==> v11: inputs <==
==> flow/design.v (excerpt) <==
module top(
    input           clk,
    input           rst,
    input           enable,
    input           mode,
    input           valid, 
    input   [4:0]   id,
    input   [3:0]   gridX,
    input   [3:0]   gridY,
	output 	[11:0]	gray_addr,
	output			gray_ren,
	input	[7:0]	gray_rdata,
    output  [11:0]  lbp_addr,
    output          lbp_wen,
	output			lbp_ren,
    input   [7:0]   lbp_rdata,
	output	[7:0] 	lbp_wdata,
	output	[24:0]	theta,
	output			theta_valid,
	input	[24:0]	cos_data,
	input			cos_valid,
	input	[24:0]	sin_data,
	input			sin_valid,
	output			lbp_finish,
    output  [7:0]   id_addr,
    output  [4:0]   id_wdata,
    output          id_wen,
    output          id_ren,
    input   [4:0]   id_rdata,
    output  [20:0]  hist_addr_train,
    output  [7:0]   hist_wdata_train,
    output          hist_wen_train,
    output          hist_ren_train,
    input   [7:0]   hist_rdata_train,
    output  [13:0]  hist_addr_predict,
    output  [7:0]   hist_wdata_predict,
    output          hist_wen_predict,
    output          hist_ren_predict,
    input   [7:0]   hist_rdata_predict,  
    output          hcu_finish,
    output          done,
    output  [4:0]   label,
    output  [17:0]  minDistance
);
make LEC_CHECK=0 CAP_MARGIN=20 CELL_PAD_IN_SITES_DETAIL_PLACEMENT=2 CELL_PAD_IN_SITES_GLOBAL_PLACEMENT=3 CORE_MARGIN=2 CORE_UTILIZATION=57 HOLD_SLACK_MARGIN=0.14 MAX_ROUTING_LAYER=met5 SETUP_SLACK_MARGIN=2.23 SLEW_MARGIN=20 TNS_END_PERCENT=85 finish   # period 10.0 ns
run.sh (not shown) runs the stock make flow with config.mk's settings and CLKGATE_MAP_FILE=.
==> v36 (differences from v11) <==
Settings changed: CELL_PAD_IN_SITES_DETAIL_PLACEMENT 2 to unset, CELL_PAD_IN_SITES_GLOBAL_PLACEMENT 3 to unset, CORE_UTILIZATION 57 to 72, CTS_CLUSTER_SIZE set to 16, HOLD_SLACK_MARGIN 0.14 to unset, MAX_ROUTING_LAYER met5 to unset, PLACE_DENSITY set to 0.73, SETUP_SLACK_MARGIN 2.23 to -0.53, TNS_END_PERCENT 85 to unset.
==> flow/constraint.sdc (replaced) <==
create_clock -name core_clock -period 7.69 [get_ports {clk}]
set_input_delay 1.5380 -clock core_clock [delete_from_list [all_inputs] [get_ports {clk}]]
set_output_delay 1.5380 -clock core_clock [all_outputs]
set_load 0.01 [all_outputs]
==> v24 (differences from v11) <==
Settings changed: CELL_PAD_IN_SITES_DETAIL_PLACEMENT 2 to unset, CELL_PAD_IN_SITES_GLOBAL_PLACEMENT 3 to unset, CORE_UTILIZATION 57 to 72, HOLD_SLACK_MARGIN 0.14 to unset, MAX_ROUTING_LAYER met5 to unset, PLACE_DENSITY_LB_ADDON set to 0.0, SETUP_SLACK_MARGIN 2.23 to 1.2, TNS_END_PERCENT 85 to unset.
==> flow/constraint.sdc (replaced) <==
create_clock -name core_clock -period 6.14 [get_ports {clk}]
set_input_delay 1.2280 -clock core_clock [delete_from_list [all_inputs] [get_ports {clk}]]
set_output_delay 1.2280 -clock core_clock [all_outputs]
set_load 0.01 [all_outputs]
==> results <==
Number of filler cells placed in the layout: v24 8411; v36 8987; v11 -
ClkCell Share: v24 1.560%; v36 1.629%; v11 -
Core ar.: v24 0.1557 mm^2; v36 0.1557 mm^2; v11 0.1968 mm^2
Count of buffers not belonging to the clock network in the layout: v24 1496; v36 1268; v11 -
Layout multi-input combinational cell count: v24 8957; v36 8961; v11 -
Critical path fanouts, max: v24 14; v36 7; v11 -
Clock net power: v24 3.96 mW; v36 3.12 mW; v11 -
Inserted Clock Buffers: v24 58; v36 58; v11 -
RePlAce Congestion: v24 1.033; v36 1.054; v11 -
Well-Tap Cells: v24 2058; v36 2058; v11 -
Internal power: v24 18.62 mW; v36 11.65 mW; v11 -
Setup slack of the critical path after layout: v24 -3.352 ns; v36 -1.537 ns; v11 -
Remaining global-route overflow: v24 0; v36 0; v11 -
Drt total wl: v24 398000 um; v36 375000 um; v11 -
Vertical die dimension: v24 399.3 um; v36 399.3 um; v11 448.3 um
Dominant kind of cell: v24 logic gates; v36 logic gates; v11 -
Maximum cell stage delay along the critical path: v24 0.56 ns; v36 0.59 ns; v11 -
Worst reg2reg path startpoint: v24 M1.ty[1]; v36 M1.ty[1]; v11 -
Final critical path time including I/O delays and setup: v24 9.492 ns; v36 9.227 ns; v11 -
Period utilization: v24 154.6%; v36 120.0%; v11 -
Number of buffers added on ports: v24 245; v36 245; v11 -
Outcome: v24 complete, but fails checks; v36 complete, but fails checks; v11 did not finish
Last stage reached: v24 -; v36 -; v11 global placement without I/O
Reasons for failing layout checks: v24 negative setup slack; v36 negative setup slack; v11 -

==> inputs of wip/garnet <==
top again, from the RTL that the note above started with.
Settings: LEC_CHECK=0, CAP_MARGIN=15, CORE_MARGIN=2, CORE_UTILIZATION=70, CTS_CLUSTER_DIAMETER=32, CTS_CLUSTER_SIZE=40, SETUP_SLACK_MARGIN=1.99, SLEW_MARGIN=20; clock period 8.25 ns.
==> wip/onyx: changes against wip/garnet <==
CAP_MARGIN = 20   (was 15)
CORE_UTILIZATION = 72   (was 70)
CTS_CLUSTER_DIAMETER = 104   (was 32)
CTS_CLUSTER_SIZE = 16   (was 40)
SETUP_SLACK_MARGIN = -0.74   (was 1.99)
==> flow/constraint.sdc (replaced) <==
create_clock -name core_clock -period 7.69 [get_ports {clk}]
set_input_delay 1.5380 -clock core_clock [delete_from_list [all_inputs] [get_ports {clk}]]
set_output_delay 1.5380 -clock core_clock [all_outputs]
set_load 0.01 [all_outputs]
==> wip/raven: changes against wip/garnet <==
CAP_MARGIN = 20   (was 15)
CORE_UTILIZATION = 66   (was 70)
CTS_CLUSTER_DIAMETER = default   (was 32)
CTS_CLUSTER_SIZE = default   (was 40)
SETUP_SLACK_MARGIN = default   (was 1.99)
==> flow/constraint.sdc (replaced) <==
create_clock -name core_clock -period 8.76 [get_ports {clk}]
set_input_delay 1.7520 -clock core_clock [delete_from_list [all_inputs] [get_ports {clk}]]
set_output_delay 1.7520 -clock core_clock [all_outputs]
set_load 0.01 [all_outputs]
==> wip/tundra: changes against wip/garnet <==
CAP_MARGIN = 20   (was 15)
CORE_UTILIZATION = 72   (was 70)
CTS_CLUSTER_DIAMETER = default   (was 32)
CTS_CLUSTER_SIZE = 16   (was 40)
SETUP_SLACK_MARGIN = default   (was 1.99)
==> flow/constraint.sdc (replaced) <==
create_clock -name core_clock -period 7.69 [get_ports {clk}]
set_input_delay 1.5380 -clock core_clock [delete_from_list [all_inputs] [get_ports {clk}]]
set_output_delay 1.5380 -clock core_clock [all_outputs]
set_load 0.01 [all_outputs]
==> results <==
| metric | wip/tundra | wip/onyx | wip/raven | wip/garnet |
|---|---|---|---|---|
| Status | complete, but fails checks | complete, but fails checks | complete, but fails checks | complete, but fails checks |
| Layout check failures | setup timing | setup timing | setup timing | setup timing |
| Final Critical Period | 9.18 ns | 9.27 ns | 9.26 ns | 9.32 ns |
| Final worst slack | -1.49 ns | -1.58 ns | -0.501 ns | -1.07 ns |
| Largest net degree at the start of global routing | 80 | 184 | 142 | 111 |
| Combinational cell power | 15.2 mW | 12.9 mW | 10.1 mW | 18.5 mW |
| Proportion of cell area occupied by multi-input gates | 69.7% | 70.1% | 70.2% | 69.1% |
| Width of the chip | 399 um | 399 um | 417 um | 405 um |
| Detailed-route vias per instance | 6.21 | 6.14 | 5.90 | 6.23 |
| Part of the total power dissipated in the clock network | 14.5% | 12.5% | 17.0% | 17.6% |
| Die outline area | 159,000 um^2 | 159,000 um^2 | 174,000 um^2 | 164,000 um^2 |
| Final Wtd Congestion | 1.12 | 1.07 | 1.00 | 1.05 |
| Leakage | 63.6 nW | 63.2 nW | 62.7 nW | 64.3 nW |
| Iteration-0 DRC Markers | 10.4k | 9,561 | 7,557 | 10.4k |
| Non-filler cells in the finished layout | 15.5k | 15.4k | 15.4k | 15.5k |
| Power consumed by sequential cells | 3.11 mW | 3.10 mW | 2.71 mW | 2.91 mW |

==> 09-10: inputs <==
top again, from the RTL that the note above started with.
clock: 10.2 ns
lec_check: 0
cap_margin: 20
core_aspect_ratio: 0.5
core_margin: 2
core_utilization: 72
cts_cluster_size: 33
max_routing_layer: met4
place_density: 0.64
setup_slack_margin: 2.46
slew_margin: 20
==> inputs of 10-25, as changes to 09-10 <==
Settings changed: CORE_ASPECT_RATIO 0.5 to default, CORE_UTILIZATION 72 to 68, CTS_CLUSTER_SIZE 33 to 50, MAX_ROUTING_LAYER met4 to default, PLACE_DENSITY 0.64 to default, SETUP_SLACK_MARGIN 2.46 to default.
==> flow/constraint.sdc (replaced) <==
create_clock -name core_clock -period 9.82 [get_ports {clk}]
set_input_delay 1.9640 -clock core_clock [delete_from_list [all_inputs] [get_ports {clk}]]
set_output_delay 1.9640 -clock core_clock [all_outputs]
set_load 0.01 [all_outputs]
==> inputs of 05-11, as changes to 09-10 <==
Settings changed: CORE_ASPECT_RATIO 0.5 to default, CTS_CLUSTER_SIZE 33 to 36, MAX_ROUTING_LAYER met4 to default, PLACE_DENSITY 0.64 to default, SETUP_SLACK_MARGIN 2.46 to 3.53.
==> flow/constraint.sdc (replaced) <==
create_clock -name core_clock -period 12.4 [get_ports {clk}]
set_input_delay 2.4800 -clock core_clock [delete_from_list [all_inputs] [get_ports {clk}]]
set_output_delay 2.4800 -clock core_clock [all_outputs]
set_load 0.01 [all_outputs]
==> inputs of 03-28, as changes to 09-10 <==
Settings changed: CORE_ASPECT_RATIO 0.5 to default, CORE_UTILIZATION 72 to 57, CTS_CLUSTER_SIZE 33 to default, MAX_ROUTING_LAYER met4 to default, PLACE_DENSITY 0.64 to default, SETUP_SLACK_MARGIN 2.46 to default.
==> flow/constraint.sdc (replaced) <==
create_clock -name core_clock -period 6.78 [get_ports {clk}]
set_input_delay 1.3560 -clock core_clock [delete_from_list [all_inputs] [get_ports {clk}]]
set_output_delay 1.3560 -clock core_clock [all_outputs]
set_load 0.01 [all_outputs]
==> results <==
- Sequential power: 03-28 > 10-25 > 09-10 > 05-11.
- First-iteration DRC count, highest first: 05-11, 09-10, 03-28, 10-25.
- Clock-buffer cell count, lowest first: 05-11, 09-10, 10-25, 03-28.
- The highest setup slack belongs to 05-11, the lowest to 03-28.
- The highest non-clock buffer count belongs to 03-28, the lowest to 05-11.
- Clock skew: 10-25 is lower than 09-10 (13 ps).
- Of 05-11 and 10-25, 10-25 has the higher die area (gap about 5.5%, measured against 10-25).
- Area after synthesis is the same in 10-25 and 03-28.
- 10-25 produced a clean layout. 05-11 completed and failed the layout checks on capacitance limit, slew limit. 09-10 ran to the end with no violations. 03-28 finished but fails on setup timing.
==> figures <==
Maximum resistive drop on vdd: 03-28 0.00166 V; 09-10 0.00121 V; 10-25 0.000926 V; 05-11 0.000915 V
Count of standard-cell rows: 03-28 163; 09-10 102; 10-25 149; 05-11 145
Net Sw Power: 03-28 10,200 uW; 09-10 7240 uW; 10-25 5670 uW; 05-11 5210 uW
Cell internal power dissipation: 03-28 15,000 uW; 09-10 9170 uW; 10-25 7280 uW; 05-11 6340 uW
Number of nets in the layout: 03-28 16.7k; 09-10 16.0k; 10-25 15.9k; 05-11 15.9k
Measured slew at the worst slew-check pin: 03-28 1210 ps; 09-10 1290 ps; 10-25 1200 ps; 05-11 1750 ps
Layout buffering overhead excluding clock cells: 03-28 10.0%; 09-10 5.84%; 10-25 5.19%; 05-11 5.30%
Power density over the cells: 03-28 192 nW/um2; 09-10 132 nW/um2; 10-25 106 nW/um2; 05-11 93.2 nW/um2
Proportion of cell area spent on the clock network: 03-28 1.58%; 09-10 1.43%; 10-25 1.77%; 05-11 1.56%
Path depth of the worst reg2reg path: 03-28 38; 09-10 34; 10-25 29; 05-11 33
Fraction of power consumed by sequential logic: 03-28 13.9%; 09-10 14.2%; 10-25 18.7%; 05-11 16.6%
Setup ws final: 03-28 -2340 ps; 09-10 777 ps; 10-25 241 ps; 05-11 2510 ps
Number of antenna violations at the first check in global routing: 03-28 18; 09-10 11; 10-25 19; 05-11 28
Slew headroom: 03-28 19.4%; 09-10 13.7%; 10-25 20.0%; 05-11 -17.3%
Result of the run: 03-28 failed layout checks; 09-10 finished clean; 10-25 finished clean; 05-11 failed layout checks
Layout check failures: 03-28 setup timing; 09-10 -; 10-25 -; 05-11 capacitance limit, slew limit
Met2 wirelength from detailed routing: 03-28 174,000 um; 09-10 155,000 um; 10-25 154,000 um; 05-11 158,000 um
Critical path's slowest cell: 03-28 sky130_fd_sc_hd__fa_1; 09-10 sky130_fd_sc_hd__or4_4; 10-25 sky130_fd_sc_hd__xnor2_1; 05-11 sky130_fd_sc_hd__nor4_1
Power is estimated from default activity; no workload was simulated.
